File: run.sh
#!/bin/bash
# the make line also repeats each setting of config.mk as NAME=value (left out here)
make -C /OpenROAD-flow-scripts/flow DESIGN_CONFIG=/design/flow/config.mk WORK_HOME=/design/flow/orfs CLKGATE_MAP_FILE= finish
File: config.mk
export PLATFORM = sky130hd
export DESIGN_NAME = top
export DESIGN_NICKNAME = top
export VERILOG_FILES = /design/flow/design.v
export SDC_FILE = /design/flow/constraint.sdc
export NUM_CORES = 4
export LEC_CHECK = 0
export CAP_MARGIN = 20
export CORE_MARGIN = 2
export CORE_UTILIZATION = 32
export GPL_TIMING_DRIVEN = 1
export MAX_ROUTING_LAYER = met4
export PLACE_DENSITY = 0.68
export SETUP_SLACK_MARGIN = 2.24
export SLEW_MARGIN = 5
export TNS_END_PERCENT = 85
File: constraint.sdc
create_clock -name core_clock -period 13.6 [get_ports {clk}]
set_input_delay 2.7200 -clock core_clock [delete_from_list [all_inputs] [get_ports {clk}]]
set_output_delay 2.7200 -clock core_clock [all_outputs]
set_load 0.01 [all_outputs]
File: design.v
module top(
  input  logic         clk,
  input  logic         rst_n,
  input  logic [31:0]  a, b, c, d, e,  
  output logic [63:0]  y  
);
logic [63:0] mul1_reg, mul2_reg;    
logic [63:0] mul3_reg;             
logic [63:0] sum1_reg;             
logic [63:0] sum2_reg;             
logic [63:0] final_result_reg;    
always_ff @(posedge clk or negedge rst_n) begin
  if (!rst_n) begin
    mul1_reg <= '0;
    mul2_reg <= '0;
  end else begin
    mul1_reg <= a * b;    
    mul2_reg <= c * d;    
  end
end
always_ff @(posedge clk or negedge rst_n) begin
  if (!rst_n) begin
    mul3_reg <= '0;
  end else begin
    mul3_reg <= mul1_reg[31:0] * e;  
  end
end
always_ff @(posedge clk or negedge rst_n) begin
  if (!rst_n) begin
    sum1_reg <= '0;
  end else begin
    sum1_reg <= mul1_reg + mul2_reg;
  end
end
always_ff @(posedge clk or negedge rst_n) begin
  if (!rst_n) begin
    sum2_reg <= '0;
  end else begin
    sum2_reg <= sum1_reg + mul3_reg;
  end
end
always_ff @(posedge clk or negedge rst_n) begin
  if (!rst_n) begin
    final_result_reg <= '0;
  end else begin
    if (|a)  
      final_result_reg <= sum2_reg + sum1_reg;
    else
      final_result_reg <= sum2_reg - mul2_reg;
  end
end
(* IOB="TRUE" *)
always_ff @(posedge clk or negedge rst_n) begin
  if (!rst_n) begin
    y <= '0;
  end else begin
    y <= final_result_reg;
  end
end
endmodule
==> flow_metrics.env, run 1 <==
# yosys + openroad results
export IMPL_status="complete, no violations"
export IMPL_maxSlewHeadroom=0.199
export IMPL_rr_startpoint="mul1_reg[16]"
export IMPL_hold_path_endpoint="y[23]"
export IMPL_routed_via_density=4.96
export IMPL_final_max_slew_violation_count=0
export IMPL_aoi_share=0.0631
export IMPL_syn_to_final_growth_pct=7.16
export IMPL_max_stage_delay_ns=0.89
export IMPL_clk_pin_slew_ns=0.06
export IMPL_dpl_cell_count=17979
export IMPL_rsz0062_at_grt="no"
export IMPL_die_x_um=624
export IMPL_ant_nets=0
export IMPL_yosysTopAreaCellShare=0.438
export IMPL_grt_usage=0.189
export IMPL_cts_hold_fix_buffers=0
export IMPL_log_warning_count=35
export IMPL_numCtsBuffers=51
export IMPL_portBuffers=225
export IMPL_cts_sinks=448
export IMPL_syn_area_um2=123000
export IMPL_period_needed_ns=11.09
export IMPL_synthMuxAreaShare=0.00557
export IMPL_ys_seq_share=0.0910
export IMPL_drt_initial_drc_count=5910
export IMPL_top_logic_kind="adder cells"
export IMPL_finClkSkew_ns=0.0896
export IMPL_ys_cells=13260
export IMPL_cts_tree="built"
export IMPL_setup_viol=0
export IMPL_rr_worst_depth=25
export IMPL_arrival_ns=11.66
export IMPL_stdcell_count=18089
export IMPL_maxCapViolCount=0
export IMPL_fillers=38662
export IMPL_synth_main_ff_cell="dfrtp_1"
export IMPL_synthTopCellsByCount="2691 x fa_1, 2668 x inv_1, 1807 x and2_1, 1563 x nand2_1, 979 x ha_1"
export IMPL_topCellsByArea="fa_1 44%, ha_1 9.9%, and2_1 9.2%, dfrtp_1 9.1%, inv_1 8.1%"
export IMPL_tightest_slew_ns=1.20
export IMPL_crit_start="b[11]"
export IMPL_yosysTopAreaCell="fa_1"
export IMPL_hpwl_um=279000
export IMPL_fp_util=0.322
export IMPL_worst_setup_path_start_kind="input pin"
export IMPL_die_h_um=624
export IMPL_vias=89666
export IMPL_root_buffer="clkbuf_16"
export IMPL_hold_path_class="reg -> reg"
export IMPL_clock_latency_ns=0.69
export IMPL_wl_um=349000
export IMPL_synthAdderAreaFrac=0.537
export IMPL_drtPass1Iterations=6
export IMPL_drc_errors=0
export IMPL_path_class="in -> reg"
export IMPL_layout_nets=16829
export IMPL_place_congestion=0.919
export IMPL_fmax_mhz=90.2
export IMPL_endpoint_kind="flop"
export IMPL_cts_max_level=2
export IMPL_hold_viol=0
export IMPL_min_delay_start="final_result_reg[23]"
export IMPL_endpoint="mul1_reg[63]"
export IMPL_synth_seq_cells=448
export IMPL_io_pins=226
export IMPL_core_um2=383000
export IMPL_antenna_found_initial=39
export IMPL_grt_pass1_vias=98866
export IMPL_regToRegEndpoint="mul3_reg[59]"
export IMPL_crit_required_ns=14.17
export IMPL_synthCells=13260
export IMPL_hold_slack_ns=0.301
export IMPL_setup_tns_ns=0
export IMPL_grt_overflow=0
export IMPL_synth_chip_area_um2=123000
export IMPL_synth_top_cell_by_count="fa_1"
export IMPL_syn_num_nets=17092
export IMPL_fin_crit_sh=0.815
export IMPL_critPathSlowestCell="clkdlybuf4s50_1"
export IMPL_crit_buf_inv=7
export IMPL_simple_gate_share=0.170
export IMPL_netlist_cell_type_count=78
export IMPL_grt_pass1_wl_um=562000
export IMPL_crit_family="adder cells"
export IMPL_grt_start_max_net_pins=140
export IMPL_cts_buffer_depth=3
export IMPL_edf_count=0
export IMPL_path_max_fanout=19
export IMPL_hold_depth=0
export IMPL_cp_common_cell="fa_1"
export IMPL_avgSynthCellArea_um2=9.29
export IMPL_ys_sh_xor=0.0304
export IMPL_cp_num_cells=27
export IMPL_placementRows=227
export IMPL_die_area_um2=390000
export IMPL_ys_async_sr_fraction=1.00
export IMPL_drt_wirelength_per_cell_um=19.3
export IMPL_r2r_slack_ns=4.92
export IMPL_yosysWarnings=1
[per-layer routing]
metal	track usage	routed length, um
met3	0.0250	21000
met4	0.0821	18000
met2	0.317	171000
met5	-	0
met1	0.228	138000
[stage by stage]
stage / setup slack (ns) / utilization / cell area (um^2)
2_1_floorplan: 3.86 / - / 123000
3_3_place_gp: 1.48 / 0.340 / 130000
3_5_place_dp: 1.31 / 0.340 / 130000
4_1_cts: 2.38 / 0.345 / 132000
5_1_grt: 2.28 / 0.345 / 132000
6_report: 2.51 / 0.345 / 132000
[area by class of cell]
class                   count  area (um^2)  area share
diodes                     12         30.0    0.000228
clock buffers              66         1410      0.0107
clock inverters            29          414     0.00314
inverters                2668        10000      0.0759
multi-input cells        9437        99300       0.752
flip-flops and latches    448        11200      0.0850
well taps                5038         6300      0.0478
repair buffers            391         3290      0.0249
[repair_timing]
item / CTS / global route
cloned: 0 / 0
setup buffers: 0 / 0
endpoints found under the setup margin: 3 / 9
resized: 5 / 6
==> run 2: changes to the inputs <==
Settings changed: ABC_AREA from default to 0, CORE_UTILIZATION 32 to 72, CTS_CLUSTER_DIAMETER from default to 256, CTS_CLUSTER_SIZE from default to 15, GPL_TIMING_DRIVEN 1 to default, MAX_ROUTING_LAYER met4 to default, PLACE_DENSITY 0.68 to default, PLACE_DENSITY_LB_ADDON from default to 0.25, SETUP_SLACK_MARGIN 2.24 to default, SLEW_MARGIN 5 to 15, TNS_END_PERCENT 85 to 45.
Clock period 13.6 ns to 14.4 ns, I/O delays scaled along.
==> flow_metrics.env, run 2 <==
# yosys + openroad results
export IMPL_antenna_found_initial=15
export IMPL_dp_slack_ns=2.22
export IMPL_ys_async_sr_fraction=1.00
export IMPL_fin_crit_sh=0.815
export IMPL_period_needed_ns=11.74
export IMPL_ctsResizeCount=0
export IMPL_crit_family="adder cells"
export IMPL_arrival_ns=12.22
export IMPL_path_max_fanout=21
export IMPL_cp_num_cells=27
export IMPL_cts_max_level=2
export IMPL_placementRows=151
export IMPL_top_logic_kind="adder cells"
export IMPL_edf_count=0
export IMPL_numCtsBuffers=35
export IMPL_regToRegEndpoint="mul3_reg[55]"
export IMPL_log_warning_count=29
export IMPL_core_um2=170000
export IMPL_grt_start_max_net_pins=157
export IMPL_endpoint="mul1_reg[63]"
export IMPL_ys_seq_share=0.0910
export IMPL_die_x_um=418
export IMPL_cts_hold_fix_buffers=0
export IMPL_aoi_share=0.0631
export IMPL_placed_area_um2=127000
export IMPL_worst_setup_path_start_kind="input pin"
export IMPL_setup_tns_ns=0
export IMPL_drc_errors=0
export IMPL_grt_pass1_wl_um=565000
export IMPL_status="complete, no violations"
export IMPL_final_area_um2=128000
export IMPL_avgSynthCellArea_um2=9.29
export IMPL_io_pins=226
export IMPL_yosysTopAreaCell="fa_1"
export IMPL_r2r_slack_ns=5.64
export IMPL_maxSlewHeadroom=0.195
export IMPL_cp_common_cell="fa_1"
export IMPL_fp_util=0.726
export IMPL_synthMuxAreaShare=0.00557
export IMPL_clk_pin_slew_ns=0.07
export IMPL_maxCapViolCount=0
export IMPL_clock_latency_ns=0.72
export IMPL_ant_nets=0
export IMPL_portBuffers=225
export IMPL_drt_wirelength_per_cell_um=23.1
export IMPL_tightest_slew_ns=1.20
export IMPL_post_cts_buffers=0
export IMPL_finClkSkew_ns=0.116
export IMPL_path_class="in -> reg"
export IMPL_crit_required_ns=14.88
export IMPL_hold_path_endpoint="y[26]"
export IMPL_ys_cells=13260
export IMPL_synth_seq_cells=448
export IMPL_drtPass1Iterations=6
export IMPL_final_max_slew_violation_count=0
export IMPL_hpwl_um=273000
export IMPL_routed_via_density=6.14
export IMPL_vias=93371
export IMPL_crit_start="a[28]"
export IMPL_combGateArea_um2=99300
export IMPL_hold_viol=0
export IMPL_hold_depth=0
export IMPL_fillers=11859
export IMPL_cts_tree="built"
export IMPL_cts_sinks=448
export IMPL_die_area_um2=174000
export IMPL_rsz0062_at_grt="no"
export IMPL_simple_gate_share=0.170
export IMPL_fmax_mhz=85.2
export IMPL_setup_ws_ns=2.66
export IMPL_regArea_um2=11200
export IMPL_critPathSlowestCell="clkdlybuf4s50_1"
export IMPL_yosysWarnings=1
export IMPL_syn_to_final_growth_pct=3.60
export IMPL_crit_buf_inv=7
export IMPL_grt_overflow=0
export IMPL_syn_num_nets=17092
export IMPL_rr_worst_depth=25
export IMPL_rr_startpoint="mul1_reg[13]"
export IMPL_synth_top_cell_by_count="fa_1"
export IMPL_max_stage_delay_ns=1.20
export IMPL_min_delay_start="final_result_reg[26]"
export IMPL_cts_buffer_depth=3
export IMPL_layout_nets=16814
export IMPL_grt_usage=0.420
export IMPL_ys_sh_xor=0.0304
export IMPL_root_buffer="clkbuf_16"
export IMPL_yosysTopAreaCellShare=0.438
export IMPL_endpoint_kind="flop"
export IMPL_setup_viol=0
export IMPL_syn_area_um2=123000
export IMPL_topCellsByArea="fa_1 44%, ha_1 9.9%, and2_1 9.2%, dfrtp_1 9.1%, inv_1 8.1%"
export IMPL_place_congestion=0.991
export IMPL_netlist_cell_type_count=78
export IMPL_synth_main_ff_cell="dfrtp_1"
export IMPL_drt_initial_drc_count=7861
export IMPL_synth_chip_area_um2=123000
export IMPL_die_h_um=418
export IMPL_synthCells=13260
export IMPL_synthTopCellsByCount="2691 x fa_1, 2668 x inv_1, 1807 x and2_1, 1563 x nand2_1, 979 x ha_1"
export IMPL_hold_path_class="reg -> reg"
export IMPL_synthAdderAreaFrac=0.537
export IMPL_wl_um=352000
export IMPL_grt_pass1_vias=103995
[run 2: stage by stage]
stage	hold WS (ns)	util	instances
final	0.290	0.752	15206
after global routing	0.318	0.752	15203
after CTS	0.280	0.752	15198
after detailed placement	0.335	0.746	15159
after global placement	0.332	0.746	15156
after floorplan	0.331	-	13260
[run 2: layout make-up]
| type | count | share of cell area |
|---|---|---|
| multi-input combinational | 9437 | 0.778 |
| sequential | 448 | 0.0879 |
| inverter | 2668 | 0.0785 |
| timing repair buffer | 392 | 0.0262 |
| tap | 2218 | 0.0218 |
| clock buffer | 36 | 0.00697 |
| clock inverter | 3 | 0.000432 |
| antenna | 4 | 0.0000785 |
[run 2: metal layers]
metal,track usage,wire length [um],vias up
met5,0,56,-
met2,0.681,166000,5067
met1,0.522,127000,47516
met4,0.265,26800,8
met3,0.0821,32300,1565
li1,-,-,39215
==> run 3: changes to the inputs <==
Settings changed: CTS_CLUSTER_DIAMETER 256 to 218, CTS_CLUSTER_SIZE 15 to default, PLACE_DENSITY_LB_ADDON 0.25 to 0.19, SETUP_SLACK_MARGIN from default to -0.35, TNS_END_PERCENT 45 to 30.
Clock period 14.4 ns to 6.29 ns, I/O delays scaled along.
==> flow_metrics.env, run 3 <==
# yosys + openroad results
export IMPL_status="did not finish"
export IMPL_haltStage="global routing (5_1_grt)"
export IMPL_firstError="[ERROR GRT-0232] Routing congestion too high. Check the congestion heatmap in the GUI."
export IMPL_synthTopCellsByCount="2691 x fa_1, 2668 x inv_1, 1807 x and2_1, 1563 x nand2_1, 979 x ha_1"
export IMPL_syn_num_nets=17092
export IMPL_top_logic_kind="adder cells"
export IMPL_netlist_cell_type_count=78
export IMPL_io_pins=226
export IMPL_fp_util=0.726
export IMPL_grt_usage=0.679
export IMPL_grt_overflow=257
export IMPL_aoi_share=0.0631
export IMPL_die_x_um=418
export IMPL_cts_hold_fix_buffers=0
export IMPL_core_um2=170000
export IMPL_ys_sh_xor=0.0304
export IMPL_place_congestion=1.02
export IMPL_placementRows=151
export IMPL_hpwl_um=313000
export IMPL_edf_count=0
export IMPL_placed_area_um2=140000
export IMPL_synthCells=13260
export IMPL_synthAdderAreaFrac=0.537
export IMPL_ys_async_sr_fraction=1.00
export IMPL_synth_seq_cells=448
export IMPL_die_h_um=418
export IMPL_yosysTopAreaCellShare=0.438
export IMPL_numCtsBuffers=52
export IMPL_synth_top_cell_by_count="fa_1"
export IMPL_yosysWarnings=1
export IMPL_portBuffers=225
export IMPL_ys_seq_share=0.0910
export IMPL_root_buffer="clkbuf_16"
export IMPL_syn_area_um2=123000
export IMPL_synthMuxAreaShare=0.00557
export IMPL_cts_max_level=2
export IMPL_topCellsByArea="fa_1 44%, ha_1 9.9%, and2_1 9.2%, dfrtp_1 9.1%, inv_1 8.1%"
export IMPL_yosysTopAreaCell="fa_1"
export IMPL_cts_buffer_depth=3
export IMPL_die_area_um2=174000
export IMPL_synth_chip_area_um2=123000
export IMPL_ys_cells=13260
export IMPL_simple_gate_share=0.170
export IMPL_avgSynthCellArea_um2=9.29
export IMPL_synth_main_ff_cell="dfrtp_1"
export IMPL_cts_sinks=448
run 3: layer usage:
| layer | global-route usage | overflow |
|---|---|---|
| met5 | 0.302 | 4 |
| met3 | 0.482 | 31 |
| met4 | 0.570 | 77 |
| met1 | 0.709 | 36 |
| met2 | 0.886 | 109 |
run 3: repair_timing:
action / in CTS
cloned: 65
buffers inserted: 258
endpoints found under the setup margin: 160
endpoints found under the hold margin: 0
resized: 1321
pin swaps: 659
run 3: through the flow:
step | setup WS, ns | TNS (ns) | instances
after CTS | -1.59 | -151.46 | 16909
after detailed placement | -2.82 | -358.42 | 16538
after global placement | -2.61 | -333.02 | 16538
after floorplan | -1.67 | -138.41 | 13260
==> run 4: changes to the inputs <==
Settings changed: ABC_AREA 0 to 1, CORE_ASPECT_RATIO from default to 0.82, CORE_MARGIN 2 to 9, CORE_UTILIZATION 72 to 56, CTS_CLUSTER_DIAMETER 218 to 123, GPL_ROUTABILITY_DRIVEN from default to 0, HOLD_SLACK_MARGIN from default to 0.17, MAX_ROUTING_LAYER from default to met4, PLACE_DENSITY from default to 0.47, PLACE_DENSITY_LB_ADDON 0.19 to default, SETUP_SLACK_MARGIN -0.35 to default, SLEW_MARGIN 15 to 40, TNS_END_PERCENT 30 to default.
Clock period 6.29 ns to 11.0 ns, I/O delays scaled along.
==> flow_metrics.env, run 4 <==
# yosys + openroad results
export IMPL_status="complete, no violations"
export IMPL_synthAdderAreaFrac=0.493
export IMPL_dpl_cell_count=21205
export IMPL_cts_buffer_depth=3
export IMPL_crit_family="adder cells"
export IMPL_avgSynthCellArea_um2=7.39
export IMPL_regToRegEndpoint="mul3_reg[48]"
export IMPL_hpwl_um=360000
export IMPL_maxCapViolCount=0
export IMPL_syn_area_um2=134000
export IMPL_ys_cells=18145
export IMPL_placementRows=162
export IMPL_cts_max_level=2
export IMPL_hold_viol=0
export IMPL_final_area_um2=142000
export IMPL_io_pins=226
export IMPL_root_buffer="clkbuf_16"
export IMPL_crit_start="c[14]"
export IMPL_netlist_cell_type_count=46
export IMPL_period_needed_ns=9.22
export IMPL_ys_async_sr_fraction=1.00
export IMPL_ys_seq_share=0.0836
export IMPL_finClkSkew_ns=0.0384
export IMPL_grt_pass1_vias=113812
export IMPL_arrival_ns=9.73
export IMPL_synth_chip_area_um2=134000
export IMPL_post_cts_buffers=0
export IMPL_setup_viol=0
export IMPL_stdcell_count=21311
export IMPL_drtPass1Iterations=8
export IMPL_synth_seq_cells=448
export IMPL_grt_start_max_net_pins=89
export IMPL_fillers=23113
export IMPL_grt_usage=0.348
export IMPL_setup_tns_ns=0
export IMPL_rsz0062_at_grt="no"
export IMPL_cp_common_cell="fa_1"
export IMPL_hold_slack_ns=0.345
export IMPL_top_logic_kind="adder cells"
export IMPL_topCellsByArea="fa_1 40%, inv_1 15%, nand2_1 14%, ha_1 9.1%, dfrtp_1 8.4%"
export IMPL_hold_depth=0
export IMPL_die_x_um=558
export IMPL_setup_ws_ns=1.78
export IMPL_yosysTopAreaCell="fa_1"
export IMPL_simple_gate_share=0.195
export IMPL_critPathSlowestCell="clkdlybuf4s50_1"
export IMPL_ys_sh_xor=0.0189
export IMPL_maxSlewHeadroom=0.384
export IMPL_max_stage_delay_ns=0.92
export IMPL_numCtsBuffers=53
export IMPL_endpoint="mul2_reg[30]"
export IMPL_ctsResizeCount=0
export IMPL_crit_required_ns=11.52
export IMPL_grt_pass1_wl_um=673000
export IMPL_crit_buf_inv=7
export IMPL_endpoint_kind="flop"
export IMPL_vias=110996
export IMPL_synthCells=18145
export IMPL_yosysTopAreaCellShare=0.402
export IMPL_layout_nets=21895
export IMPL_fp_util=0.563
export IMPL_log_warning_count=28
export IMPL_yosysWarnings=1
export IMPL_die_h_um=461
export IMPL_syn_to_final_growth_pct=5.58
export IMPL_grt_overflow=0
export IMPL_r2r_slack_ns=3.44
export IMPL_drt_wirelength_per_cell_um=20.1
export IMPL_path_max_fanout=21
export IMPL_edf_count=0
export IMPL_clock_latency_ns=0.69
export IMPL_synthTopCellsByCount="5426 x inv_1, 5111 x nand2_1, 2691 x fa_1, 1063 x nor2_1, 979 x ha_1"
export IMPL_path_cells="clkdlybuf4s50_1 > buf_4 > nand2_1 > inv_1 > fa_1 > fa_1 > inv_1 > fa_1 > fa_1 > inv_1 > fa_1 > fa_1 > fa_1 > fa_1 > ha_1 > nand2_1 > nor2_1 > inv_1 > nor2_1 > inv_1 > nor2_1 > nand2_1 > nand2_1 > xor2_1"
export IMPL_die_area_um2=257000
export IMPL_tightest_slew_ns=0.914
export IMPL_cts_sinks=448
export IMPL_cts_tree="built"
export IMPL_synth_top_cell_by_count="inv_1"
export IMPL_cts_hold_fix_buffers=0
export IMPL_rr_worst_depth=23
export IMPL_hold_path_endpoint="y[51]"
export IMPL_cp_num_cells=24
export IMPL_drc_errors=0
export IMPL_portBuffers=225
export IMPL_clk_pin_slew_ns=0.06
export IMPL_syn_num_nets=21977
export IMPL_fmax_mhz=109
export IMPL_synthMuxAreaShare=0
export IMPL_ant_nets=0
export IMPL_rr_startpoint="mul1_reg[19]"
export IMPL_final_max_slew_violation_count=0
export IMPL_synth_main_ff_cell="dfrtp_1"
export IMPL_drt_initial_drc_count=10755
export IMPL_min_delay_start="final_result_reg[51]"
export IMPL_routed_via_density=5.21
export IMPL_placed_area_um2=140000
export IMPL_wl_um=428000
export IMPL_path_class="in -> reg"
export IMPL_fin_util=0.595
export IMPL_aoi_share=0.0392
export IMPL_worst_setup_path_start_kind="input pin"
export IMPL_antenna_found_initial=11
export IMPL_core_um2=238000
export IMPL_dp_slack_ns=1.15
export IMPL_fin_crit_sh=0.838
export IMPL_hold_path_class="reg -> reg"
## run 4: metal layers
metal  share of wire  up-vias  global-route usage
met5               0        -                   -
met4           0.028        0              0.0796
met3            0.10      607              0.0655
met2            0.43     4816               0.518
met1            0.44    54503               0.497
li1                -    51070                   -
## run 4: area by class of cell
type,count,area (um^2),area share
timing repair buffer,485,3920,0.0277
clock inverter,33,454,0.00321
sequential,448,11200,0.0793
clock buffer,66,1450,0.0102
multi-input combinational,11646,100000,0.707
tap,3198,4000,0.0283
antenna,6,15.0,0.000106
inverter,5429,20400,0.144
==> run 5: changes to the inputs <==
Settings changed: ABC_AREA 1 to 0, CORE_ASPECT_RATIO 0.82 to default, CORE_MARGIN 9 to 2, CORE_UTILIZATION 56 to 72, CTS_CLUSTER_DIAMETER 123 to 218, GPL_ROUTABILITY_DRIVEN 0 to default, HOLD_SLACK_MARGIN 0.17 to default, MAX_ROUTING_LAYER met4 to default, PLACE_DENSITY 0.47 to 0.64, SLEW_MARGIN 40 to 15, TNS_END_PERCENT from default to 30.
Clock period 11.0 ns to 6.08 ns, I/O delays scaled along.
==> flow_metrics.env, run 5 <==
# yosys + openroad results
export IMPL_status="did not finish"
export IMPL_haltStage="global routing (5_1_grt)"
export IMPL_firstError="[ERROR GRT-0232] Routing congestion too high. Check the congestion heatmap in the GUI."
export IMPL_hpwl_um=315000
export IMPL_numCtsBuffers=50
export IMPL_die_area_um2=174000
export IMPL_die_x_um=418
export IMPL_fp_util=0.726
export IMPL_place_congestion=0.998
export IMPL_ys_sh_xor=0.0304
export IMPL_cts_sinks=448
export IMPL_yosysTopAreaCell="fa_1"
export IMPL_synth_seq_cells=448
export IMPL_edf_count=0
export IMPL_io_pins=226
export IMPL_grt_usage=0.755
export IMPL_aoi_share=0.0631
export IMPL_yosysWarnings=1
export IMPL_syn_area_um2=123000
export IMPL_synthMuxAreaShare=0.00557
export IMPL_ys_async_sr_fraction=1.00
export IMPL_topCellsByArea="fa_1 44%, ha_1 9.9%, and2_1 9.2%, dfrtp_1 9.1%, inv_1 8.1%"
export IMPL_placementRows=151
export IMPL_root_buffer="clkbuf_16"
export IMPL_cts_hold_fix_buffers=0
export IMPL_synth_main_ff_cell="dfrtp_1"
export IMPL_core_um2=170000
export IMPL_grt_overflow=418
export IMPL_syn_num_nets=17092
export IMPL_top_logic_kind="adder cells"
export IMPL_avgSynthCellArea_um2=9.29
export IMPL_cts_buffer_depth=3
export IMPL_synthAdderAreaFrac=0.537
export IMPL_synth_chip_area_um2=123000
export IMPL_ys_cells=13260
export IMPL_synthCells=13260
export IMPL_netlist_cell_type_count=78
export IMPL_simple_gate_share=0.170
export IMPL_yosysTopAreaCellShare=0.438
export IMPL_synth_top_cell_by_count="fa_1"
export IMPL_ys_seq_share=0.0910
export IMPL_cts_max_level=2
export IMPL_die_h_um=418
export IMPL_portBuffers=225
export IMPL_synthTopCellsByCount="2691 x fa_1, 2668 x inv_1, 1807 x and2_1, 1563 x nand2_1, 979 x ha_1"
export IMPL_dpl_cell_count=16549
[run 5: stage by stage]
step / cell area, um^2 / worst slack [ns] / utilization
global placement: 140000 / -2.79 / 0.827
detailed placement: 140000 / -2.93 / 0.827
floorplan: 125000 / -1.84 / -
CTS: 150000 / -1.81 / 0.886
[run 5: layer usage]
| metal | GRT overflow | GRT usage |
|---|---|---|
| met5 | 4 | 0.409 |
| met4 | 130 | 0.704 |
| met3 | 32 | 0.615 |
| met2 | 229 | 0.923 |
| met1 | 23 | 0.754 |
[run 5: what timing repair did]
item,CTS
endpoints found under the setup margin,188
hold endpoints to repair,0
pin swaps,729
resized,1524
cloned,70
setup buffers,375
==> run 6: changes to the inputs <==
Settings changed: ABC_AREA 0 to default, CORE_UTILIZATION 72 to 45, CTS_CLUSTER_DIAMETER 218 to default, PLACE_DENSITY 0.64 to default, SETUP_SLACK_MARGIN from default to 1.71, SLEW_MARGIN 15 to 20, TNS_END_PERCENT 30 to default.
Clock period 6.08 ns to 10.2 ns, I/O delays scaled along.
==> flow_metrics.env, run 6 <==
# yosys + openroad results
export IMPL_wl_um=385000
export IMPL_finClkSkew_ns=0.0649
export IMPL_hold_path_endpoint="y[14]"
export IMPL_period_needed_ns=8.74
export IMPL_syn_num_nets=17092
export IMPL_grt_usage=0.279
export IMPL_dp_slack_ns=0.129
export IMPL_top_usage_layer="met2"
export IMPL_netlist_cell_type_count=78
export IMPL_yosysTopAreaCell="fa_1"
export IMPL_avgSynthCellArea_um2=9.29
export IMPL_place_congestion=0.886
export IMPL_synth_seq_cells=448
export IMPL_max_stage_delay_ns=0.61
export IMPL_crit_buf_inv=5
export IMPL_final_max_slew_violation_count=0
export IMPL_cp_num_cells=26
export IMPL_synth_chip_area_um2=123000
export IMPL_crit_start="c[15]"
export IMPL_grt_overflow=0
export IMPL_ys_sh_xor=0.0304
export IMPL_top_logic_kind="adder cells"
export IMPL_grt_pass1_vias=98060
export IMPL_grt_start_max_net_pins=185
export IMPL_hold_path_class="reg -> reg"
export IMPL_ant_nets=0
export IMPL_rr_startpoint="mul1_reg[10]"
export IMPL_cts_sinks=448
export IMPL_gr_usage_met2=0.448
export IMPL_root_buffer="clkbuf_16"
export IMPL_ys_seq_share=0.0910
export IMPL_cts_buffer_depth=3
export IMPL_cp_common_cell="fa_1"
export IMPL_placed_area_um2=132000
export IMPL_ys_async_sr_fraction=1.00
export IMPL_vias=93051
export IMPL_syn_to_final_growth_pct=16.4
export IMPL_placementRows=192
export IMPL_min_delay_start="final_result_reg[14]"
export IMPL_hold_depth=0
export IMPL_final_area_um2=143000
export IMPL_status="complete, no violations"
export IMPL_synth_main_ff_cell="dfrtp_1"
export IMPL_cts_tree="built"
export IMPL_ys_cells=13260
export IMPL_core_um2=273000
export IMPL_endpoint="mul2_reg[63]"
export IMPL_tightest_slew_ns=1.17
export IMPL_die_area_um2=278000
export IMPL_worst_setup_path_start_kind="input pin"
export IMPL_aoi_share=0.0631
export IMPL_gr_usage_met3=0.0426
export IMPL_synthCells=13260
export IMPL_numCtsBuffers=51
export IMPL_critPathSlowestCell="fa_1"
export IMPL_die_h_um=527
export IMPL_clk_pin_slew_ns=0.06
export IMPL_drt_wirelength_per_cell_um=22.2
export IMPL_globalRouteMet1Util=0.385
export IMPL_crit_family="adder cells"
export IMPL_synthMuxAreaShare=0.00557
export IMPL_path_class="in -> reg"
export IMPL_simple_gate_share=0.170
export IMPL_rsz0062_at_grt="yes"
export IMPL_portBuffers=225
export IMPL_routed_via_density=5.38
export IMPL_maxSlewHeadroom=0.220
export IMPL_hold_viol=0
export IMPL_layout_nets=17496
export IMPL_topCellsByArea="fa_1 44%, ha_1 9.9%, and2_1 9.2%, dfrtp_1 9.1%, inv_1 8.1%"
export IMPL_log_warning_count=32
export IMPL_setup_ws_ns=1.46
export IMPL_regToRegEndpoint="mul3_reg[59]"
export IMPL_rr_worst_depth=25
export IMPL_syn_area_um2=123000
export IMPL_drc_errors=0
export IMPL_synth_top_cell_by_count="fa_1"
export IMPL_maxCapViolCount=0
export IMPL_cts_hold_fix_buffers=0
export IMPL_grt_pass1_wl_um=595000
export IMPL_die_x_um=527
export IMPL_fin_crit_sh=0.857
export IMPL_cts_max_level=2
export IMPL_drtPass1Iterations=6
export IMPL_drt_initial_drc_count=6657
export IMPL_fmax_mhz=114
export IMPL_antenna_found_initial=29
export IMPL_hpwl_um=275000
export IMPL_arrival_ns=9.31
export IMPL_clock_latency_ns=0.67
export IMPL_yosysTopAreaCellShare=0.438
export IMPL_setup_viol=0
export IMPL_endpoint_kind="flop"
export IMPL_crit_required_ns=10.77
export IMPL_synthAdderAreaFrac=0.537
export IMPL_r2r_slack_ns=2.03
export IMPL_path_max_fanout=10
export IMPL_synthTopCellsByCount="2691 x fa_1, 2668 x inv_1, 1807 x and2_1, 1563 x nand2_1, 979 x ha_1"
export IMPL_fp_util=0.451
export IMPL_yosysWarnings=1
export IMPL_io_pins=226
export IMPL_edf_count=0
export IMPL_setup_tns_ns=0
[run 6: final cells by class]
cell class,instances,area (um^2)
clock inverter,30,409
timing repair buffer,1058,13700
tap,3589,4490
inverter,2668,10000
sequential,448,11200
fill,24982,130000
antenna,14,35.0
multi-input combinational,9437,102000
clock buffer,63,1410
[run 6: repair_timing]
item,CTS,global route
endpoints found under the hold margin,0,0
endpoints found under the setup margin,94,61
pin swaps,321,418
gates cloned,122,11
buffers inserted,203,141
resized,1136,589
[run 6: metal layers]
layer	vias up	wire length, um	part of all wire
li1	40722	-	-
met1	48274	162000	0.42
met2	3282	177000	0.46
met3	765	28600	0.074
met4	8	17600	0.046
met5	-	51	0.00013
[run 6: per-stage QoR]
| stage | std cells | util | hold WS [ns] |
|---|---|---|---|
| 6_report | 17307 | 0.525 | 0.340 |
| 5_1_grt | 17296 | 0.525 | 0.349 |
| 4_1_cts | 17140 | 0.515 | 0.333 |
| 3_5_place_dp | 16722 | 0.482 | 0.335 |
| 3_3_place_gp | 16722 | 0.482 | 0.334 |
| 2_1_floorplan | 13260 | - | 0.331 |
==> run 7: changes to the inputs <==
Settings changed: ABC_AREA from default to 0, CORE_UTILIZATION 45 to 72, CTS_CLUSTER_DIAMETER from default to 218, CTS_CLUSTER_SIZE from default to 15, PLACE_DENSITY_LB_ADDON from default to 0.19, SETUP_SLACK_MARGIN 1.71 to default, SLEW_MARGIN 20 to 15, TNS_END_PERCENT from default to 30.
Clock period 10.2 ns to 7.6 ns, I/O delays scaled along.
==> flow_metrics.env, run 7 <==
# yosys + openroad results
export IMPL_status="did not finish"
export IMPL_haltStage="global routing (5_1_grt)"
export IMPL_firstError="[ERROR GRT-0232] Routing congestion too high. Check the congestion heatmap in the GUI."
export IMPL_syn_num_nets=17092
export IMPL_synth_chip_area_um2=123000
export IMPL_yosysTopAreaCellShare=0.438
export IMPL_edf_count=0
export IMPL_io_pins=226
export IMPL_synthCells=13260
export IMPL_yosysWarnings=1
export IMPL_die_area_um2=174000
export IMPL_simple_gate_share=0.170
export IMPL_top_logic_kind="adder cells"
export IMPL_aoi_share=0.0631
export IMPL_ys_cells=13260
export IMPL_die_x_um=418
export IMPL_root_buffer="clkbuf_16"
export IMPL_cts_max_level=2
export IMPL_cts_buffer_depth=3
export IMPL_hpwl_um=309000
export IMPL_die_h_um=418
export IMPL_synthTopCellsByCount="2691 x fa_1, 2668 x inv_1, 1807 x and2_1, 1563 x nand2_1, 979 x ha_1"
export IMPL_avgSynthCellArea_um2=9.29
export IMPL_yosysTopAreaCell="fa_1"
export IMPL_synth_main_ff_cell="dfrtp_1"
export IMPL_dp_slack_ns=-1.90
export IMPL_ys_sh_xor=0.0304
export IMPL_place_congestion=1.00
export IMPL_synth_seq_cells=448
export IMPL_placed_area_um2=138000
export IMPL_grt_usage=0.625
export IMPL_cts_sinks=448
export IMPL_synthAdderAreaFrac=0.537
export IMPL_ys_seq_share=0.0910
export IMPL_synthMuxAreaShare=0.00557
export IMPL_numCtsBuffers=35
export IMPL_fp_util=0.726
export IMPL_topCellsByArea="fa_1 44%, ha_1 9.9%, and2_1 9.2%, dfrtp_1 9.1%, inv_1 8.1%"
export IMPL_netlist_cell_type_count=78
export IMPL_portBuffers=225
export IMPL_placementRows=151
export IMPL_ys_async_sr_fraction=1.00
export IMPL_synth_top_cell_by_count="fa_1"
export IMPL_core_um2=170000
export IMPL_syn_area_um2=123000
export IMPL_cts_hold_fix_buffers=0
export IMPL_grt_overflow=183
==> run 7: timing repair <==
item,4_1_cts
pin swaps,673
buffers inserted,301
cloned,80
endpoints found under the setup margin,126
resized,1427
==> run 7: through the flow <==
| stage | util | instances |
|---|---|---|
| CTS | 0.865 | 16682 |
| detailed placement | 0.814 | 16269 |
| global placement | 0.814 | 16269 |
| floorplan | - | 13260 |
==> run 7: metal layers <==
| layer | overflow | global-route usage |
|---|---|---|
| met5 | 3 | 0.212 |
| met4 | 60 | 0.513 |
| met3 | 12 | 0.392 |
| met2 | 91 | 0.856 |
| met1 | 17 | 0.663 |
==> run 8: changes to the inputs <==
Settings changed: ABC_AREA 0 to default, CORE_UTILIZATION 72 to 69, CTS_CLUSTER_DIAMETER 218 to default, CTS_CLUSTER_SIZE 15 to 91, PLACE_DENSITY_LB_ADDON 0.19 to default, SETUP_SLACK_MARGIN from default to -0.45, SLEW_MARGIN 15 to 20, TNS_END_PERCENT 30 to default.
Clock period 7.6 ns to 8.09 ns, I/O delays scaled along.
==> flow_metrics.env, run 8 <==
# yosys + openroad results
export IMPL_netlist_cell_type_count=78
export IMPL_drtPass1Iterations=7
export IMPL_yosysTopAreaCellShare=0.438
export IMPL_synth_seq_cells=448
export IMPL_regArea_um2=11200
export IMPL_edf_count=0
export IMPL_dp_slack_ns=-2.00
export IMPL_drc_errors=0
export IMPL_grt_pass1_vias=107377
export IMPL_fmax_mhz=117
export IMPL_final_max_slew_violation_count=0
export IMPL_numCtsBuffers=49
export IMPL_cts_max_level=2
export IMPL_synth_top_cell_by_count="fa_1"
export IMPL_r2r_slack_ns=0.16
export IMPL_path_class="in -> reg"
export IMPL_topCellsByArea="fa_1 44%, ha_1 9.9%, and2_1 9.2%, dfrtp_1 9.1%, inv_1 8.1%"
export IMPL_combGateArea_um2=101000
export IMPL_syn_num_nets=17092
export IMPL_maxSlewHeadroom=0.387
export IMPL_die_area_um2=182000
export IMPL_ys_cells=13260
export IMPL_hold_path_class="reg -> reg"
export IMPL_arrival_ns=9.09
export IMPL_synth_chip_area_um2=123000
export IMPL_grt_start_max_net_pins=152
export IMPL_placed_area_um2=136000
export IMPL_yosysWarnings=1
export IMPL_max_stage_delay_ns=0.70
export IMPL_critPathSlowestCell="fa_2"
export IMPL_die_x_um=426
export IMPL_status="complete, but fails checks"
export IMPL_regToRegEndpoint="mul3_reg[59]"
export IMPL_die_h_um=426
export IMPL_ys_sh_xor=0.0304
export IMPL_hpwl_um=294000
export IMPL_clock_latency_ns=0.68
export IMPL_top_logic_kind="adder cells"
export IMPL_rr_startpoint="mul1_reg[18]"
export IMPL_cp_num_cells=26
export IMPL_fillers=11432
export IMPL_io_pins=226
export IMPL_aoi_share=0.0631
export IMPL_synth_main_ff_cell="dfrtp_1"
export IMPL_endpoint_kind="flop"
export IMPL_final_area_um2=141000
export IMPL_endpoint="mul3_reg[59]"
export IMPL_wl_um=376000
export IMPL_layout_nets=17871
export IMPL_grt_usage=0.408
export IMPL_core_um2=178000
export IMPL_cts_tree="built"
export IMPL_setup_ws_ns=-0.423
export IMPL_crit_family="adder cells"
export IMPL_min_delay_start="final_result_reg[29]"
export IMPL_hold_depth=0
export IMPL_period_needed_ns=8.51
export IMPL_portBuffers=225
export IMPL_maxCapViolCount=0
export IMPL_hold_viol=0
export IMPL_grt_pass1_wl_um=578000
export IMPL_log_warning_count=38
export IMPL_ant_nets=0
export IMPL_crit_start="e[17]"
export IMPL_crit_required_ns=8.67
export IMPL_placementRows=155
export IMPL_rr_worst_depth=26
export IMPL_finClkSkew_ns=0.0416
export IMPL_fp_util=0.692
export IMPL_cts_buffer_depth=3
export IMPL_hold_path_endpoint="y[29]"
export IMPL_crit_buf_inv=5
export IMPL_drt_wirelength_per_cell_um=22.8
export IMPL_synthCells=13260
export IMPL_grt_overflow=0
export IMPL_synthTopCellsByCount="2691 x fa_1, 2668 x inv_1, 1807 x and2_1, 1563 x nand2_1, 979 x ha_1"
export IMPL_vias=98313
export IMPL_avgSynthCellArea_um2=9.29
export IMPL_synthMuxAreaShare=0.00557
export IMPL_place_congestion=0.998
export IMPL_syn_to_final_growth_pct=14.5
export IMPL_tightest_slew_ns=0.919
export IMPL_drt_initial_drc_count=8851
export IMPL_cts_sinks=448
export IMPL_clk_pin_slew_ns=0.07
export IMPL_path_max_fanout=11
export IMPL_simple_gate_share=0.170
export IMPL_syn_area_um2=123000
export IMPL_root_buffer="clkbuf_16"
export IMPL_fin_crit_sh=1.05
export IMPL_antenna_found_initial=18
export IMPL_worst_setup_path_start_kind="input pin"
export IMPL_synthAdderAreaFrac=0.537
export IMPL_setup_viol=57
export IMPL_rsz0062_at_grt="yes"
export IMPL_yosysTopAreaCell="fa_1"
export IMPL_ys_async_sr_fraction=1.00
export IMPL_so_faults="negative setup slack"
export IMPL_routed_via_density=5.98
export IMPL_ys_seq_share=0.0910
run 8: cell type report:
class	instances	area share
Multi-Input combinational cell	9437	0.715
Timing Repair Buffer	1435	0.101
Sequential cell	448	0.0795
Inverter	2668	0.0710
Tap cell	2355	0.0209
Clock buffer	57	0.00912
Clock inverter	31	0.00287
Antenna cell	16	0.000284
run 8: per-stage QoR:
step / std cells / TNS [ns] / utilization / hold WS, ns
final: 16447 / -10.29 / 0.793 / 0.342
after global routing: 16434 / -24.13 / 0.793 / 0.347
after CTS: 16387 / -21.20 / 0.780 / 0.344
after detailed placement: 16290 / -135.76 / 0.765 / 0.335
after global placement: 16290 / -118.21 / 0.765 / 0.331
after floorplan: 13260 / -9.98 / - / 0.331
run 8: routing by layer:
metal,routed length (um),GRT usage,vias to the layer above,part of all wire
met2,175000,0.669,5790,0.47
met4,24200,0.198,8,0.064
met5,118,0,-,0.00031
met3,41700,0.0836,1669,0.11
met1,134000,0.521,49430,0.36
li1,-,-,41416,-
run 8: repair_timing:
| item | 4_1_cts | 5_1_grt |
|---|---|---|
| hold buffers | 0 | 0 |
| resized | 208 | 484 |
| cloned | 12 | 52 |
| buffers inserted | 25 | 49 |
| endpoints found under the setup margin | 64 | 66 |
| pin swaps | 81 | 274 |
==> run 9: changes to the inputs <==
Settings changed: CORE_UTILIZATION 69 to 72, CTS_CLUSTER_SIZE 91 to default, MAX_ROUTING_LAYER from default to met4, PLACE_DENSITY_LB_ADDON from default to 0.01, SETUP_SLACK_MARGIN -0.45 to -0.5.
Clock period 8.09 ns to 6.48 ns, I/O delays scaled along.
==> flow_metrics.env, run 9 <==
# yosys + openroad results
export IMPL_status="did not finish"
export IMPL_haltStage="global routing (5_1_grt)"
export IMPL_firstError="[ERROR GRT-0232] Routing congestion too high. Check the congestion heatmap in the GUI."
export IMPL_grt_overflow=201
export IMPL_simple_gate_share=0.170
export IMPL_die_area_um2=174000
export IMPL_portBuffers=225
export IMPL_io_pins=226
export IMPL_ys_cells=13260
export IMPL_aoi_share=0.0631
export IMPL_ys_seq_share=0.0910
export IMPL_synthMuxAreaShare=0.00557
export IMPL_synth_top_cell_by_count="fa_1"
export IMPL_synth_seq_cells=448
export IMPL_netlist_cell_type_count=78
export IMPL_synthCells=13260
export IMPL_yosysTopAreaCellShare=0.438
export IMPL_numCtsBuffers=49
export IMPL_ys_sh_xor=0.0304
export IMPL_cts_max_level=2
export IMPL_cts_buffer_depth=3
export IMPL_avgSynthCellArea_um2=9.29
export IMPL_core_um2=170000
export IMPL_grt_usage=0.763
export IMPL_root_buffer="clkbuf_16"
export IMPL_die_h_um=418
export IMPL_yosysTopAreaCell="fa_1"
export IMPL_yosysWarnings=1
export IMPL_ys_async_sr_fraction=1.00
export IMPL_place_congestion=1.00
export IMPL_syn_num_nets=17092
export IMPL_top_logic_kind="adder cells"
export IMPL_topCellsByArea="fa_1 44%, ha_1 9.9%, and2_1 9.2%, dfrtp_1 9.1%, inv_1 8.1%"
export IMPL_synth_chip_area_um2=123000
export IMPL_syn_area_um2=123000
export IMPL_fp_util=0.726
export IMPL_placementRows=151
export IMPL_die_x_um=418
export IMPL_synth_main_ff_cell="dfrtp_1"
export IMPL_hpwl_um=324000
export IMPL_cts_sinks=448
export IMPL_synthAdderAreaFrac=0.537
export IMPL_edf_count=0
export IMPL_synthTopCellsByCount="2691 x fa_1, 2668 x inv_1, 1807 x and2_1, 1563 x nand2_1, 979 x ha_1"
==> run 9: through the flow <==
step | area (um^2) | instances | worst slack (ns)
4_1_cts | 147000 | 16796 | -1.59
3_3_place_gp | 140000 | 16498 | -2.78
3_5_place_dp | 140000 | 16498 | -2.84
2_1_floorplan | 125000 | 13260 | -1.52
==> run 9: per-layer routing <==
metal,overflow,track usage
met5,-,-
met4,65,0.695
met3,8,0.620
met2,123,0.919
met1,5,0.748
==> run 9: repair_timing <==
action,4_1_cts
pin swaps,695
cloned,53
buffers inserted,241
gates resized,1499
endpoints found under the setup margin,148
hold buffers,0
==> run 10: changes to the inputs <==
Settings changed: CORE_ASPECT_RATIO from default to 0.86, CORE_UTILIZATION 72 to 53, CTS_CLUSTER_SIZE from default to 85, GPL_ROUTABILITY_DRIVEN from default to 1, GPL_TIMING_DRIVEN from default to 1, MAX_ROUTING_LAYER met4 to default, MIN_ROUTING_LAYER from default to met1, PLACE_DENSITY_LB_ADDON 0.01 to default, SETUP_SLACK_MARGIN -0.5 to 2.34, SLEW_MARGIN 20 to 40.
Clock period 6.48 ns to 17.7 ns, I/O delays scaled along.
==> flow_metrics.env, run 10 <==
# yosys + openroad results
export IMPL_status="complete, no violations"
export IMPL_arrival_ns=12.36
export IMPL_place_congestion=0.966
export IMPL_critPathSlowestCell="nor4b_1"
export IMPL_syn_area_um2=123000
export IMPL_grt_pass1_vias=98608
export IMPL_top_usage_layer="met2"
export IMPL_worst_setup_path_start_kind="input pin"
export IMPL_hold_path_class="reg -> reg"
export IMPL_cts_hold_fix_buffers=0
export IMPL_fillers=21103
export IMPL_ctsResizeCount=0
export IMPL_fin_crit_sh=0.667
export IMPL_antenna_found_initial=7
export IMPL_portBuffers=225
export IMPL_cp_num_cells=27
export IMPL_rr_startpoint="mul1_reg[12]"
export IMPL_period_needed_ns=11.81
export IMPL_regToRegEndpoint="mul3_reg[59]"
export IMPL_endpoint="mul1_reg[63]"
export IMPL_grt_usage=0.315
export IMPL_setup_viol=0
export IMPL_hold_slack_ns=0.348
export IMPL_crit_family="adder cells"
export IMPL_yosysWarnings=1
export IMPL_rsz0062_at_grt="no"
export IMPL_hold_depth=0
export IMPL_drtPass1Iterations=7
export IMPL_vias=89972
export IMPL_root_buffer="clkbuf_16"
export IMPL_synth_main_ff_cell="dfrtp_1"
export IMPL_syn_to_final_growth_pct=5.28
export IMPL_log_warning_count=30
export IMPL_routed_via_density=5.58
export IMPL_top_logic_kind="adder cells"
export IMPL_maxSlewHeadroom=0.369
export IMPL_topCellsByArea="fa_1 44%, ha_1 9.9%, and2_1 9.2%, dfrtp_1 9.1%, inv_1 8.1%"
export IMPL_synth_chip_area_um2=123000
export IMPL_maxCapViolCount=0
export IMPL_edf_count=0
export IMPL_grt_start_max_net_pins=138
export IMPL_path_class="in -> reg"
export IMPL_ys_seq_share=0.0910
export IMPL_synthTopCellsByCount="2691 x fa_1, 2668 x inv_1, 1807 x and2_1, 1563 x nand2_1, 979 x ha_1"
export IMPL_clock_latency_ns=0.71
export IMPL_synthAdderAreaFrac=0.537
export IMPL_globalRouteMet1Util=0.452
export IMPL_crit_start="a[28]"
export IMPL_fin_util=0.560
export IMPL_min_delay_start="final_result_reg[39]"
export IMPL_yosysTopAreaCell="fa_1"
export IMPL_max_stage_delay_ns=0.75
export IMPL_final_max_slew_violation_count=0
export IMPL_synthCells=13260
export IMPL_yosysTopAreaCellShare=0.438
export IMPL_ys_async_sr_fraction=1.00
export IMPL_layout_nets=16826
export IMPL_finClkSkew_ns=0.0392
export IMPL_grt_pass1_wl_um=575000
export IMPL_simple_gate_share=0.170
export IMPL_drc_errors=0
export IMPL_synthMuxAreaShare=0.00557
export IMPL_drt_initial_drc_count=6386
export IMPL_grt_overflow=0
export IMPL_cp_common_cell="fa_1"
export IMPL_numCtsBuffers=56
export IMPL_die_area_um2=236000
export IMPL_setup_tns_ns=0
export IMPL_path_max_fanout=33
export IMPL_cts_buffer_depth=3
export IMPL_synth_seq_cells=448
export IMPL_crit_required_ns=18.25
export IMPL_aoi_share=0.0631
export IMPL_endpoint_kind="flop"
export IMPL_ys_sh_xor=0.0304
export IMPL_avgSynthCellArea_um2=9.29
export IMPL_drt_wirelength_per_cell_um=22.2
export IMPL_hold_viol=0
export IMPL_fmax_mhz=84.7
export IMPL_r2r_slack_ns=8.91
export IMPL_cts_max_level=2
export IMPL_tightest_slew_ns=0.934
export IMPL_post_cts_buffers=0
export IMPL_netlist_cell_type_count=78
export IMPL_ant_nets=0
export IMPL_gr_usage_met3=0.0411
export IMPL_die_h_um=451
export IMPL_core_um2=232000
export IMPL_cts_tree="built"
export IMPL_hpwl_um=280000
export IMPL_synth_top_cell_by_count="fa_1"
export IMPL_ys_cells=13260
export IMPL_gr_usage_met2=0.503
export IMPL_syn_num_nets=17092
export IMPL_wl_um=358000
export IMPL_die_x_um=524
export IMPL_io_pins=226
export IMPL_cts_sinks=448
export IMPL_placementRows=164
export IMPL_rr_worst_depth=26
export IMPL_fp_util=0.531
export IMPL_clk_pin_slew_ns=0.06
export IMPL_hold_path_endpoint="y[39]"
export IMPL_crit_buf_inv=7
==> run 10: metal layers <==
layer	up-vias	share of wire
li1	39246	-
met1	47209	0.45
met2	2995	0.46
met3	520	0.062
met4	2	0.029
met5	-	0.000036
==> run 10: cell type report <==
cell class | instances | area, um^2 | share of cell area
Antenna cell | 3 | 7.51 | 0.0000579
Tap cell | 3071 | 3840 | 0.0296
Inverter | 2668 | 10000 | 0.0773
Timing Repair Buffer | 383 | 3300 | 0.0255
Clock inverter | 31 | 437 | 0.00337
Clock buffer | 72 | 1550 | 0.0120
Multi-Input combinational cell | 9437 | 99300 | 0.766
Sequential cell | 448 | 11200 | 0.0865
==> run 10: per-stage QoR <==
step | setup slack, ns | cell area (um^2) | std cells
after floorplan | 7.14 | 123000 | 13260
after global placement | 5.12 | 127000 | 16002
after detailed placement | 5.34 | 128000 | 16004
after CTS | 6.07 | 130000 | 16107
after global routing | 5.58 | 130000 | 16111
final | 5.89 | 130000 | 16113
==> run 11: changes to the inputs <==
Settings changed: ABC_AREA from default to 0, CORE_ASPECT_RATIO 0.86 to default, CORE_UTILIZATION 53 to 72, CTS_CLUSTER_DIAMETER from default to 218, CTS_CLUSTER_SIZE 85 to default, GPL_ROUTABILITY_DRIVEN 1 to default, GPL_TIMING_DRIVEN 1 to default, MIN_ROUTING_LAYER met1 to default, PLACE_DENSITY_LB_ADDON from default to 0.19, SETUP_SLACK_MARGIN 2.34 to -0.62, SLEW_MARGIN 40 to 15, TNS_END_PERCENT from default to 30.
Clock period 17.7 ns to 6.16 ns, I/O delays scaled along.
==> flow_metrics.env, run 11 <==
# yosys + openroad results
export IMPL_syn_num_nets=17092
export IMPL_cts_buffer_depth=3
export IMPL_dpl_cell_count=16549
export IMPL_cts_hold_fix_buffers=0
export IMPL_synth_seq_cells=448
export IMPL_fp_util=0.726
export IMPL_io_pins=226
export IMPL_die_h_um=418
export IMPL_top_logic_kind="adder cells"
export IMPL_netlist_cell_type_count=78
export IMPL_synthCells=13260
export IMPL_synthAdderAreaFrac=0.537
export IMPL_haltStage="global routing (5_1_grt)"
export IMPL_die_x_um=418
export IMPL_placed_area_um2=140000
export IMPL_hpwl_um=315000
export IMPL_portBuffers=225
export IMPL_synth_chip_area_um2=123000
export IMPL_place_congestion=0.993
export IMPL_topCellsByArea="fa_1 44%, ha_1 9.9%, and2_1 9.2%, dfrtp_1 9.1%, inv_1 8.1%"
export IMPL_root_buffer="clkbuf_16"
export IMPL_placementRows=151
export IMPL_ys_seq_share=0.0910
export IMPL_aoi_share=0.0631
export IMPL_edf_count=0
export IMPL_core_um2=170000
export IMPL_ys_cells=13260
export IMPL_ys_async_sr_fraction=1.00
export IMPL_cts_max_level=2
export IMPL_synthMuxAreaShare=0.00557
export IMPL_synth_top_cell_by_count="fa_1"
export IMPL_synth_main_ff_cell="dfrtp_1"
export IMPL_syn_area_um2=123000
export IMPL_yosysTopAreaCell="fa_1"
export IMPL_yosysWarnings=1
export IMPL_cts_sinks=448
export IMPL_avgSynthCellArea_um2=9.29
export IMPL_grt_usage=0.593
export IMPL_synthTopCellsByCount="2691 x fa_1, 2668 x inv_1, 1807 x and2_1, 1563 x nand2_1, 979 x ha_1"
export IMPL_firstError="[ERROR GRT-0232] Routing congestion too high. Check the congestion heatmap in the GUI."
export IMPL_yosysTopAreaCellShare=0.438
export IMPL_status="did not finish"
export IMPL_simple_gate_share=0.170
export IMPL_ys_sh_xor=0.0304
export IMPL_numCtsBuffers=50
export IMPL_grt_overflow=13
export IMPL_die_area_um2=174000
==> run 11: per-layer routing <==
layer | GRT usage | GRT overflow
met2 | 0.828 | 4
met5 | 0.171 | 0
met1 | 0.638 | 1
met4 | 0.482 | 3
met3 | 0.342 | 5
==> run 11: per-stage QoR <==
stage	utilization	hold slack, ns	worst slack, ns
after floorplan	-	0.331	-1.78
after global placement	0.826	0.333	-2.83
after detailed placement	0.826	0.335	-2.96
after CTS	0.854	0.332	-1.66
==> run 11: what timing repair did <==
item                       in CTS
cloned                         37
pin swaps                     497
resized                      1207
setup endpoints to repair     148
buffers inserted              170
==> run 12: changes to the inputs <==
Settings changed: ABC_AREA 0 to 1, CELL_PAD_IN_SITES_GLOBAL_PLACEMENT from default to 1, CORE_ASPECT_RATIO from default to 0.59, CORE_UTILIZATION 72 to 56, CTS_CLUSTER_DIAMETER 218 to 123, GPL_ROUTABILITY_DRIVEN from default to 0, GPL_TIMING_DRIVEN from default to 0, MAX_ROUTING_LAYER from default to met4, PLACE_DENSITY from default to 0.47, PLACE_DENSITY_LB_ADDON 0.19 to default, SETUP_SLACK_MARGIN -0.62 to default, SLEW_MARGIN 15 to 20, TNS_END_PERCENT 30 to 60.
Clock period 6.16 ns to 14.9 ns, I/O delays scaled along.
==> flow_metrics.env, run 12 <==
# yosys + openroad results
export IMPL_grt_pass1_vias=115626
export IMPL_hold_viol=0
export IMPL_placed_area_um2=140000
export IMPL_fp_util=0.565
export IMPL_top_logic_kind="adder cells"
export IMPL_layout_nets=22242
export IMPL_cts_hold_fix_buffers=0
export IMPL_status="complete, no violations"
export IMPL_ys_async_sr_fraction=1.00
export IMPL_clock_latency_ns=0.68
export IMPL_worst_setup_path_start_kind="input pin"
export IMPL_crit_start="c[18]"
export IMPL_crit_buf_inv=6
export IMPL_ys_cells=18145
export IMPL_hpwl_um=475000
export IMPL_r2r_slack_ns=6.47
export IMPL_crit_required_ns=15.40
export IMPL_path_class="in -> reg"
export IMPL_syn_to_final_growth_pct=5.97
export IMPL_fin_crit_sh=0.751
export IMPL_yosysTopAreaCell="fa_1"
export IMPL_synthAdderAreaFrac=0.493
export IMPL_cts_tree="built"
export IMPL_die_x_um=641
export IMPL_cp_common_cell="fa_1"
export IMPL_core_um2=237000
export IMPL_drc_errors=0
export IMPL_drtPass1Iterations=17
export IMPL_synth_top_cell_by_count="inv_1"
export IMPL_final_area_um2=142000
export IMPL_topCellsByArea="fa_1 40%, inv_1 15%, nand2_1 14%, ha_1 9.1%, dfrtp_1 8.4%"
export IMPL_yosysTopAreaCellShare=0.402
export IMPL_grt_pass1_wl_um=801000
export IMPL_endpoint_kind="flop"
export IMPL_hold_path_endpoint="y[40]"
export IMPL_die_h_um=380
export IMPL_ctsResizeCount=0
export IMPL_hold_path_class="reg -> reg"
export IMPL_post_cts_buffers=0
export IMPL_ys_sh_xor=0.0189
export IMPL_edf_count=0
export IMPL_fmax_mhz=89.4
export IMPL_finClkSkew_ns=0.0599
export IMPL_grt_usage=0.474
export IMPL_hold_depth=0
export IMPL_synth_main_ff_cell="dfrtp_1"
export IMPL_min_delay_start="final_result_reg[40]"
export IMPL_drt_initial_drc_count=17328
export IMPL_synth_seq_cells=448
export IMPL_netlist_cell_type_count=46
export IMPL_synthCells=18145
export IMPL_fillers=22995
export IMPL_portBuffers=193
export IMPL_root_buffer="clkbuf_16"
export IMPL_avgSynthCellArea_um2=7.39
export IMPL_vias=119557
export IMPL_hold_slack_ns=0.345
export IMPL_rr_worst_depth=23
export IMPL_antenna_found_initial=21
export IMPL_endpoint="mul2_reg[39]"
export IMPL_regToRegEndpoint="mul3_reg[61]"
export IMPL_grt_start_max_net_pins=106
export IMPL_cts_max_level=2
export IMPL_grt_overflow=0
export IMPL_maxSlewHeadroom=0.100
export IMPL_placementRows=137
export IMPL_rsz0062_at_grt="no"
export IMPL_synthTopCellsByCount="5426 x inv_1, 5111 x nand2_1, 2691 x fa_1, 1063 x nor2_1, 979 x ha_1"
export IMPL_cts_sinks=448
export IMPL_rr_startpoint="mul1_reg[7]"
export IMPL_log_warning_count=31
export IMPL_critPathSlowestCell="clkbuf_1"
export IMPL_die_area_um2=243000
export IMPL_syn_num_nets=21977
export IMPL_aoi_share=0.0392
export IMPL_ant_nets=0
export IMPL_crit_family="adder cells"
export IMPL_cts_buffer_depth=3
export IMPL_syn_area_um2=134000
export IMPL_simple_gate_share=0.195
export IMPL_synthMuxAreaShare=0
export IMPL_path_cells="clkdlybuf4s50_1 > clkbuf_1 > nand2_1 > inv_1 > fa_1 > inv_1 > fa_1 > fa_1 > fa_1 > inv_1 > fa_1 > fa_1 > fa_1 > fa_1 > ha_1 > nand2_1 > nor2_1 > inv_1 > o21ai_0 > nand3b_1 > nand2_1 > nand2_1 > xor2_1"
export IMPL_routed_via_density=5.52
export IMPL_cp_num_cells=23
export IMPL_yosysWarnings=1
export IMPL_clk_pin_slew_ns=0.07
export IMPL_synth_chip_area_um2=134000
export IMPL_maxCapViolCount=0
export IMPL_arrival_ns=11.68
export IMPL_max_stage_delay_ns=0.96
export IMPL_numCtsBuffers=45
export IMPL_ys_seq_share=0.0836
export IMPL_period_needed_ns=11.18
export IMPL_setup_viol=0
export IMPL_io_pins=226
export IMPL_final_max_slew_violation_count=0
export IMPL_path_max_fanout=10
export IMPL_tightest_slew_ns=1.35
export IMPL_wl_um=554000
export IMPL_drt_wirelength_per_cell_um=25.6
run 12: routing by layer:
metal,track usage,part of all wire,vias to the layer above
li1,-,-,51797
met1,0.678,0.42,57633
met2,0.561,0.35,9066
met3,0.268,0.20,1061
met4,0.115,0.033,0
met5,-,0,-
run 12: stage by stage:
step                instances  utilization  setup TNS [ns]  worst slack [ns]
detailed placement      21550        0.591               0              3.59
global route            21658        0.599               0              3.64
floorplan               18145            -               0              5.83
CTS                     21631        0.598               0              4.24
global placement        21535        0.590        -3790.48             -8.61
finish                  21669        0.599               0              3.72
run 12: final cells by class:
| cell class | instances | area [um^2] | share of cell area |
|---|---|---|---|
| diodes | 28 | 70.1 | 0.000493 |
| repair buffers | 218 | 2320 | 0.0163 |
| flip-flops and latches | 448 | 11200 | 0.0789 |
| inverters | 5429 | 20400 | 0.143 |
| well taps | 3197 | 4000 | 0.0282 |
| multi-input cells | 11646 | 100000 | 0.705 |
| clock inverters | 28 | 318 | 0.00224 |
| clock buffers | 53 | 1220 | 0.00856 |
| plain buffers | 622 | 2440 | 0.0172 |
